==> run H: inputs <==
==> flow/design.v <==
`timescale 1ns / 1ps
module alu_top(
    input             clk,
    input      [31:0] a_in,
    input      [31:0] b_in,
    input      [3:0]  aluc_in,
    output reg [31:0] r_out,
    output reg        zero_out,
    output reg        overflow_out
    );
    reg  [31:0] a_q, b_q;
    reg  [3:0]  aluc_q;
    wire [31:0] r;
    wire        zero, overflow;
    alu u_alu(.a(a_q), .b(b_q), .overflow(overflow), .zero(zero), .r(r), .aluc(aluc_q));
    always @(posedge clk) begin
        a_q          <= a_in;
        b_q          <= b_in;
        aluc_q       <= aluc_in;
        r_out        <= r;
        zero_out     <= zero;
        overflow_out <= overflow;
    end
endmodule

`timescale 1ns / 1ps
module alu(
    input [31:0]a,
    input [31:0]b,
    output overflow,
    output zero,
    output [31:0]r,
    input [3:0] aluc   
    );
    parameter Add    =    3'b000;     
    parameter Addu    =    3'b010;     
    parameter Sub    =     3'b001;     
    parameter Subu    =    3'b011;     
    parameter And    =    3'b100;     
    parameter Or    =    3'b101;     
    parameter Xor    =    3'b110;     
	 parameter Lui1    =    3'b111;     
	 wire signed [31:0] sa=a,sb=b;
	 reg [32:0]result;
always@(*)begin
        case(aluc)
            Addu: begin
                result=a+b;
            end
            Subu: begin
                result=a-b;
            end
            Add: begin
                result=sa+sb;
            end
            Sub: begin
                result=sa-sb;
            end
            And: begin
                result=a&b;
            end
            Or: begin
                result=a|b;
            end
            Xor: begin
                result=a^b;
            end
            Lui1: begin
				result = {b[15:0], 16'b0};
				end
            default:
                result=a+b;
        endcase
    end
    assign r=result[31:0];
    assign zero=(r==32'b0)?1:0;
    assign overflow=result[32];
endmodule
==> flow/run.sh <==
#!/bin/bash
# the make line also repeats each setting of config.mk as NAME=value (left out here)
make -C /OpenROAD-flow-scripts/flow DESIGN_CONFIG=/design/flow/config.mk WORK_HOME=/design/flow/orfs CLKGATE_MAP_FILE= finish
==> flow/config.mk <==
export PLATFORM = sky130hd
export DESIGN_NAME = alu_top
export DESIGN_NICKNAME = alu_top
export VERILOG_FILES = /design/flow/design.v
export SDC_FILE = /design/flow/constraint.sdc
export NUM_CORES = 4
export LEC_CHECK = 0
export CAP_MARGIN = 20
export CORE_MARGIN = 2
export CORE_UTILIZATION = 58
export MIN_ROUTING_LAYER = met1
export PLACE_DENSITY_LB_ADDON = 0.19
export SLEW_MARGIN = 40
==> flow/constraint.sdc <==
create_clock -name core_clock -period 5.34 [get_ports {clk}]
set_input_delay 1.0680 -clock core_clock [delete_from_list [all_inputs] [get_ports {clk}]]
set_output_delay 1.0680 -clock core_clock [all_outputs]
set_load 0.01 [all_outputs]
==> run A: changes against run H <==
- CORE_UTILIZATION: 58 -> 72
- CTS_CLUSTER_DIAMETER: default -> 52
- MIN_ROUTING_LAYER: met1 -> default
- PLACE_DENSITY: default -> 0.37
- PLACE_DENSITY_LB_ADDON: 0.19 -> default
- SLEW_MARGIN: 40 -> 20
==> flow/constraint.sdc (replaced) <==
create_clock -name core_clock -period 5.48 [get_ports {clk}]
set_input_delay 1.0960 -clock core_clock [delete_from_list [all_inputs] [get_ports {clk}]]
set_output_delay 1.0960 -clock core_clock [all_outputs]
set_load 0.01 [all_outputs]
==> run K: changes against run H <==
- CORE_UTILIZATION: 58 -> 71
- CTS_CLUSTER_SIZE: default -> 15
- HOLD_SLACK_MARGIN: default -> -0.1
- MIN_ROUTING_LAYER: met1 -> default
- PLACE_DENSITY_LB_ADDON: 0.19 -> 0.24
- SETUP_SLACK_MARGIN: default -> -0.41
- SLEW_MARGIN: 40 -> 20
==> flow/constraint.sdc (replaced) <==
create_clock -name core_clock -period 4.71 [get_ports {clk}]
set_input_delay 0.9420 -clock core_clock [delete_from_list [all_inputs] [get_ports {clk}]]
set_output_delay 0.9420 -clock core_clock [all_outputs]
set_load 0.01 [all_outputs]
==> comparison <==
In area after synthesis, run A and run K do not differ.
Synthesized cell count is the same in run H and run K.
Run K failed in clock tree synthesis (4_1_cts) with DPL-0038. Run H ran to the end with violations: setup timing. Run A died in global routing (5_1_grt), error GRT-0232.
Against run A, the die area of run H is larger by 23%.
==> figures <==
| item | run H | run K | run A |
|---|---|---|---|
| Result of the run | failed layout checks | did not finish | did not finish |
| Stage where the flow stopped | - | clock tree synthesis (4_1_cts) | global routing (5_1_grt) |
| Violated checks | setup timing | - | - |
| Hold-fix buffer count after cts | 0 | - | 0 |
| Die Span Y | 130 microns | 118 microns | 117 microns |
| Library cell used as clock root buffer | clkbuf_16 | - | clkbuf_16 |
| Final HPWL DP | 24.2 mm | 33.6 mm | 23.6 mm |
| Placed cell count | 1481 | 1598 | 1400 |
| Chip width | 130 microns | 118 microns | 117 microns |
| Standard cell core area | 15300 sq um | 12600 sq um | 12500 sq um |
| Clk buf depth | 2 | - | 2 |
| Pre-Place Util | 59.8% | 72.6% | 73.2% |
| Area enclosed by the die boundary | 16800 sq um | 13800 sq um | 13600 sq um |

* * *

==> run F: inputs <==
RTL: the design.v shown in full above, as it stands there.
clock: 6.0 ns
lec_check: 0
abc_area: 0
cap_margin: 20
core_aspect_ratio: 0.5
core_margin: 9
core_utilization: 58
cts_cluster_diameter: 232
cts_cluster_size: 100
place_density: 0.92
setup_slack_margin: -0.35
slew_margin: 20
tns_end_percent: 5
run.sh (not shown) runs the stock make flow with config.mk's settings and CLKGATE_MAP_FILE=.
==> inputs of run D, as changes to run F <==
ABC_AREA = unset   (was 0)
CORE_ASPECT_RATIO = unset   (was 0.5)
CORE_MARGIN = 2   (was 9)
CORE_UTILIZATION = 72   (was 58)
CTS_CLUSTER_DIAMETER = unset   (was 232)
CTS_CLUSTER_SIZE = unset   (was 100)
PLACE_DENSITY = 0.66   (was 0.92)
SETUP_SLACK_MARGIN = unset   (was -0.35)
TNS_END_PERCENT = unset   (was 5)
==> flow/constraint.sdc (replaced) <==
create_clock -name core_clock -period 5.81 [get_ports {clk}]
set_input_delay 1.1620 -clock core_clock [delete_from_list [all_inputs] [get_ports {clk}]]
set_output_delay 1.1620 -clock core_clock [all_outputs]
set_load 0.01 [all_outputs]
==> inputs of run G, as changes to run F <==
ABC_AREA = 1   (was 0)
CORE_ASPECT_RATIO = 1.8   (was 0.5)
CTS_CLUSTER_DIAMETER = 345   (was 232)
PLACE_DENSITY = unset   (was 0.92)
SETUP_SLACK_MARGIN = unset   (was -0.35)
==> comparison <==
- Run D finished but fails on setup timing. Run G ran to the end with no violations. Run F produced a layout that fails on setup timing.
- Against run D, the non-clock buffer count of run G is lower by 39.
- Sequential share of layout area: run F > run D > run G.
- Total power: run D is larger than run F (about 6%).
- In run G the critical path depth is lower than in run F, by 2.
- Core utilization: run G < run F < run D.
- Against run F, the die size of run D is smaller by about 35%.
- Against run G, the design area of run D is smaller by about 7%.
- The lowest global-route usage belongs to run F, the highest to run D.
- In run G the synthesized cell count is higher than in run D, by about 55%.
- Against run G, the register-to-register slack of run D is worse by 1.4 ns.
- Against run D, the combinational power of run F is lower by about 7%.
==> figures <==
Internal power consumption: run D 1.58 mW; run F 1.55 mW; run G 1.49 mW
Worst-path fanout max: run D 5; run F 5; run G 34
Clock network power: run D 628 uW; run F 597 uW; run G 656 uW
Portion of the post-synthesis area used by sequential elements: run D 22.3%; run F 22.3%; run G 19.8%
Multiplexer share of the synthesized area: run D 4.95%; run F 4.95%; run G 0%
GRT Util Overall: run D 45.8%; run F 29.8%; run G 38.1%
Tap cells: run D 172; run F 198; run G 234
Sequential Power Share: run D 32.6%; run F 33.1%; run G 33.4%
Vias in the first global route: run D 8921; run F 8991; run G 11700
Worst clock skew: run D 0.0119 ns; run F 0.00981 ns; run G 0.0108 ns
Unrepaired setup endpoints after global routing: run D yes; run F -; run G no
Run status: run D complete, but fails checks; run F complete, but fails checks; run G timing/DRC/antenna clean
Layout check failures: run D setup timing; run F setup timing; run G -
Yosys cell count: run D 1117; run F 1117; run G 1728
Clock-pin slew of the registers on the worst-case setup and hold paths: run D 0.08 ns; run F 0.08 ns; run G 0.07 ns
Worst R2R Path Depth: run D 20; run F 23; run G 21
Layout buffer count excluding clock buffers: run D 147; run F 141; run G 108
Combinational fraction of the cell area: run D 61.3%; run F 60.9%; run G 59.1%
Least-Margin Pin Slew: run D 1.07 ns; run F 1.11 ns; run G 1.07 ns
Largest net degree at the start of global routing: run D 34; run F 38; run G 38
Routed wl met3: run D 4.92 mm; run F 3.92 mm; run G 3.40 mm
Vias/cell: run D 7.14; run F 6.50; run G 5.82
NetSw: run D 1.02 mW; run F 903 uW; run G 987 uW
Simple-gate share of the synthesized area: run D 17.5%; run F 17.5%; run G 38.3%

* * *

==> quartz <==
Starts from the design.v that is shown in full above.
Settings: LEC_CHECK=0, CAP_MARGIN=40, CORE_MARGIN=2, CORE_UTILIZATION=72, CTS_CLUSTER_DIAMETER=62, CTS_CLUSTER_SIZE=20, PLACE_DENSITY=0.66, SLEW_MARGIN=20; clock period 5.38 ns.
==> inputs of indigo, as changes to quartz <==
Settings changed: CAP_MARGIN 40 to 20, CORE_UTILIZATION 72 to 40, CTS_CLUSTER_DIAMETER 62 to default, CTS_CLUSTER_SIZE 20 to default, PLACE_DENSITY 0.66 to default.
==> flow/constraint.sdc (replaced) <==
create_clock -name core_clock -period 6.0 [get_ports {clk}]
set_input_delay 1.2000 -clock core_clock [delete_from_list [all_inputs] [get_ports {clk}]]
set_output_delay 1.2000 -clock core_clock [all_outputs]
set_load 0.01 [all_outputs]
==> results <==
indigo finished clean. quartz finished with setup timing left. Of quartz and indigo, indigo has the higher sequential share of layout area (gap 0.53 points). Of quartz and indigo, quartz has the higher via count (gap about 22%, measured against indigo). Flip-flop count is the same in quartz and indigo. Between quartz and indigo, the lower combinational power is in indigo (gap about 26%, measured against indigo).

* * *

==> job 8248: inputs <==
// alu_top: RTL as listed in full above, without the edits since
make LEC_CHECK=0 CAP_MARGIN=20 CORE_MARGIN=2 CORE_UTILIZATION=72 CTS_CLUSTER_DIAMETER=52 PLACE_DENSITY=0.37 SLEW_MARGIN=20 finish   # period 5.34 ns
==> job 7020: changes against job 8248 <==
CORE_UTILIZATION = 71   (was 72)
CTS_CLUSTER_DIAMETER = 48   (was 52)
CTS_CLUSTER_SIZE = 79   (was unset)
PLACE_DENSITY = unset   (was 0.37)
PLACE_DENSITY_LB_ADDON = 0.24   (was unset)
SETUP_SLACK_MARGIN = -0.41   (was unset)
==> flow/constraint.sdc (replaced) <==
create_clock -name core_clock -period 4.71 [get_ports {clk}]
set_input_delay 0.9420 -clock core_clock [delete_from_list [all_inputs] [get_ports {clk}]]
set_output_delay 0.9420 -clock core_clock [all_outputs]
set_load 0.01 [all_outputs]
==> job 4770: changes against job 8248 <==
CORE_UTILIZATION = 67   (was 72)
CTS_CLUSTER_DIAMETER = unset   (was 52)
CTS_CLUSTER_SIZE = 100   (was unset)
PLACE_DENSITY = unset   (was 0.37)
TNS_END_PERCENT = 5   (was unset)
==> flow/constraint.sdc (replaced) <==
create_clock -name core_clock -period 6.0 [get_ports {clk}]
set_input_delay 1.2000 -clock core_clock [delete_from_list [all_inputs] [get_ports {clk}]]
set_output_delay 1.2000 -clock core_clock [all_outputs]
set_load 0.01 [all_outputs]
==> job 4277: changes against job 8248 <==
CORE_UTILIZATION = 20   (was 72)
CTS_CLUSTER_DIAMETER = unset   (was 52)
PLACE_DENSITY = unset   (was 0.37)
==> flow/constraint.sdc (replaced) <==
create_clock -name core_clock -period 5.73 [get_ports {clk}]
set_input_delay 1.1460 -clock core_clock [delete_from_list [all_inputs] [get_ports {clk}]]
set_output_delay 1.1460 -clock core_clock [all_outputs]
set_load 0.01 [all_outputs]
==> notes <==
Final cell count: job 4277 > job 8248 > job 4770.
The die area of job 4277 is 3.4 times that of job 7020.
Routed wire length: job 4277 > job 8248 > job 4770.
Worst hold slack, lowest first: job 4770, job 8248, job 4277.
Of job 8248 and job 4277, job 8248 has the higher non-clock buffer count (gap 13).
Flip-flop count is the same in job 8248 and job 4277.
Job 8248 ran to the end with violations: negative setup slack. Job 7020 did not get past clock tree synthesis (4_1_cts). Job 4277 ran to the end with no violations. Job 4770 completed without violations.
Between job 4770 and job 8248, the lower sequential share of layout area is in job 8248 (gap 0.79 points).
Clock power, lowest first: job 4770, job 4277, job 8248.
In count of clock-buffer cells in the layout, job 4277 and job 4770 do not differ.
In synthesized area, job 4277 and job 8248 do not differ.

* * *

==> wip/amber <==
RTL: the design.v shown in full above, as it stands there.
export LEC_CHECK = 0
export CAP_MARGIN = 20
export CORE_MARGIN = 2
export CORE_UTILIZATION = 72
export CTS_CLUSTER_DIAMETER = 52
export PLACE_DENSITY = 0.4
export SLEW_MARGIN = 20
create_clock -name core_clock -period 5.48 [get_ports {clk}]
==> inputs of wip/tundra, as changes to wip/amber <==
--- a/flow/config.mk
+++ b/flow/config.mk
@@ -7,7 +7,10 @@
 export LEC_CHECK = 0
-export CAP_MARGIN = 20
+export ABC_AREA = 1
+export CAP_MARGIN = 35
 export CORE_MARGIN = 2
 export CORE_UTILIZATION = 72
-export CTS_CLUSTER_DIAMETER = 52
-export PLACE_DENSITY = 0.4
+export CTS_CLUSTER_DIAMETER = 105
+export CTS_CLUSTER_SIZE = 72
+export HOLD_SLACK_MARGIN = 0.3
+export SETUP_SLACK_MARGIN = -0.2
 export SLEW_MARGIN = 20
==> flow/constraint.sdc (replaced) <==
create_clock -name core_clock -period 3.5 [get_ports {clk}]
set_input_delay 0.7000 -clock core_clock [delete_from_list [all_inputs] [get_ports {clk}]]
set_output_delay 0.7000 -clock core_clock [all_outputs]
set_load 0.01 [all_outputs]
==> inputs of wip/zinc, as changes to wip/amber <==
--- a/flow/config.mk
+++ b/flow/config.mk
@@ -7,6 +7,7 @@
 export LEC_CHECK = 0
-export CAP_MARGIN = 20
+export CAP_MARGIN = 40
 export CORE_MARGIN = 2
 export CORE_UTILIZATION = 72
-export CTS_CLUSTER_DIAMETER = 52
+export CTS_CLUSTER_DIAMETER = 93
+export CTS_CLUSTER_SIZE = 20
 export PLACE_DENSITY = 0.4
==> flow/constraint.sdc (replaced) <==
create_clock -name core_clock -period 5.5 [get_ports {clk}]
set_input_delay 1.1000 -clock core_clock [delete_from_list [all_inputs] [get_ports {clk}]]
set_output_delay 1.1000 -clock core_clock [all_outputs]
set_load 0.01 [all_outputs]
==> results.py <==
# Synthesis and PnR figures
metrics = {
    "run_status": {
        "check-failures": "negative setup slack",
        "status": "failed layout checks",
    },
    "synth": {
        "logic_family": "AND-OR/OR-AND gates",
        "ys_sh_simple_pct": 17.5,
        "netlist_area_um2": 9160,
        "top_cells_by_count": "128 x ha_1, 102 x dfxtp_1, 91 x nand2_1",
        "avgSynthCellArea_um2": 8.20,
        "synthAdderAreaFrac_pct": 17.9,
        "ys_area_um2": 9160,
        "top_cell_area_share_pct": 22.3,
    },
    "die": {
        "fp_util_pct": 73.2,
        "die_y_um": 117,
        "die_x_um": 117,
    },
    "cts": {
        "cts_max_level": 3,
    },
    "placement": {
        "placed_cells": 1397,
        "dp_slack_ns": -0.0479,
    },
    "sta": {
        "setup_ws_ns": -0.261,
        "finalSetupViolCount": 2,
    },
}
-- figures above: wip/zinc

==> results.py <==
# Flow results
metrics = {
    "run_status": {
        "stop_error": "[ERROR DPL-0033] detailed placement checks failed during check placement.",
        "status": "aborted with a tool error",
        "haltStage": "4_1_cts",
    },
    "synth": {
        "ys_area_um2": 10300,
        "netlist_area_um2": 10300,
        "ys_sh_simple_pct": 38.3,
        "avgSynthCellArea_um2": 5.96,
        "logic_family": "simple AND/OR/NAND/NOR gates",
        "top_cell_area_share_pct": 19.8,
        "top_cells_by_count": "502 x nand2_1, 291 x inv_1, 180 x nor2_1",
        "synthAdderAreaFrac_pct": 15.9,
    },
    "die": {
        "die_x_um": 124,
        "die_y_um": 124,
    },
    "placement": {
        "placed_cells": 2125,
        "dp_slack_ns": -0.620,
    },
}
-- figures above: wip/tundra

==> results.py <==
# Flow results
metrics = {
    "synth": {
        "synthTopCellsByArea": "dfxtp_1 22%, ha_1 17%, xnor2_1 8.2%",
        "ys_area_um2": 9160,
        "ys_sh_simple_pct": 17.5,
        "synth_warnings": 2,
        "top_cells_by_count": "128 x ha_1, 102 x dfxtp_1, 91 x nand2_1",
        "avgSynthCellArea_um2": 8.20,
        "top_cell_area_share_pct": 22.3,
    },
    "die": {
        "fp_util_pct": 73.2,
        "die_y_um": 117,
        "die_x_um": 117,
    },
    "run_status": {
        "status": "aborted with a tool error",
        "haltStage": "5_1_grt",
        "stop_error": "[ERROR GRT-0232] Routing congestion too high. Check the congestion heatmap in the GUI.",
    },
    "cts": {
        "cts_max_level": 3,
    },
    "placement": {
        "hpwl_um": 23600,
    },
    "global_routing": {
        "top_usage_layer": "met2",
    },
}
-- figures above: wip/amber

No activity file was given, so power comes from the tool's default toggle rates.
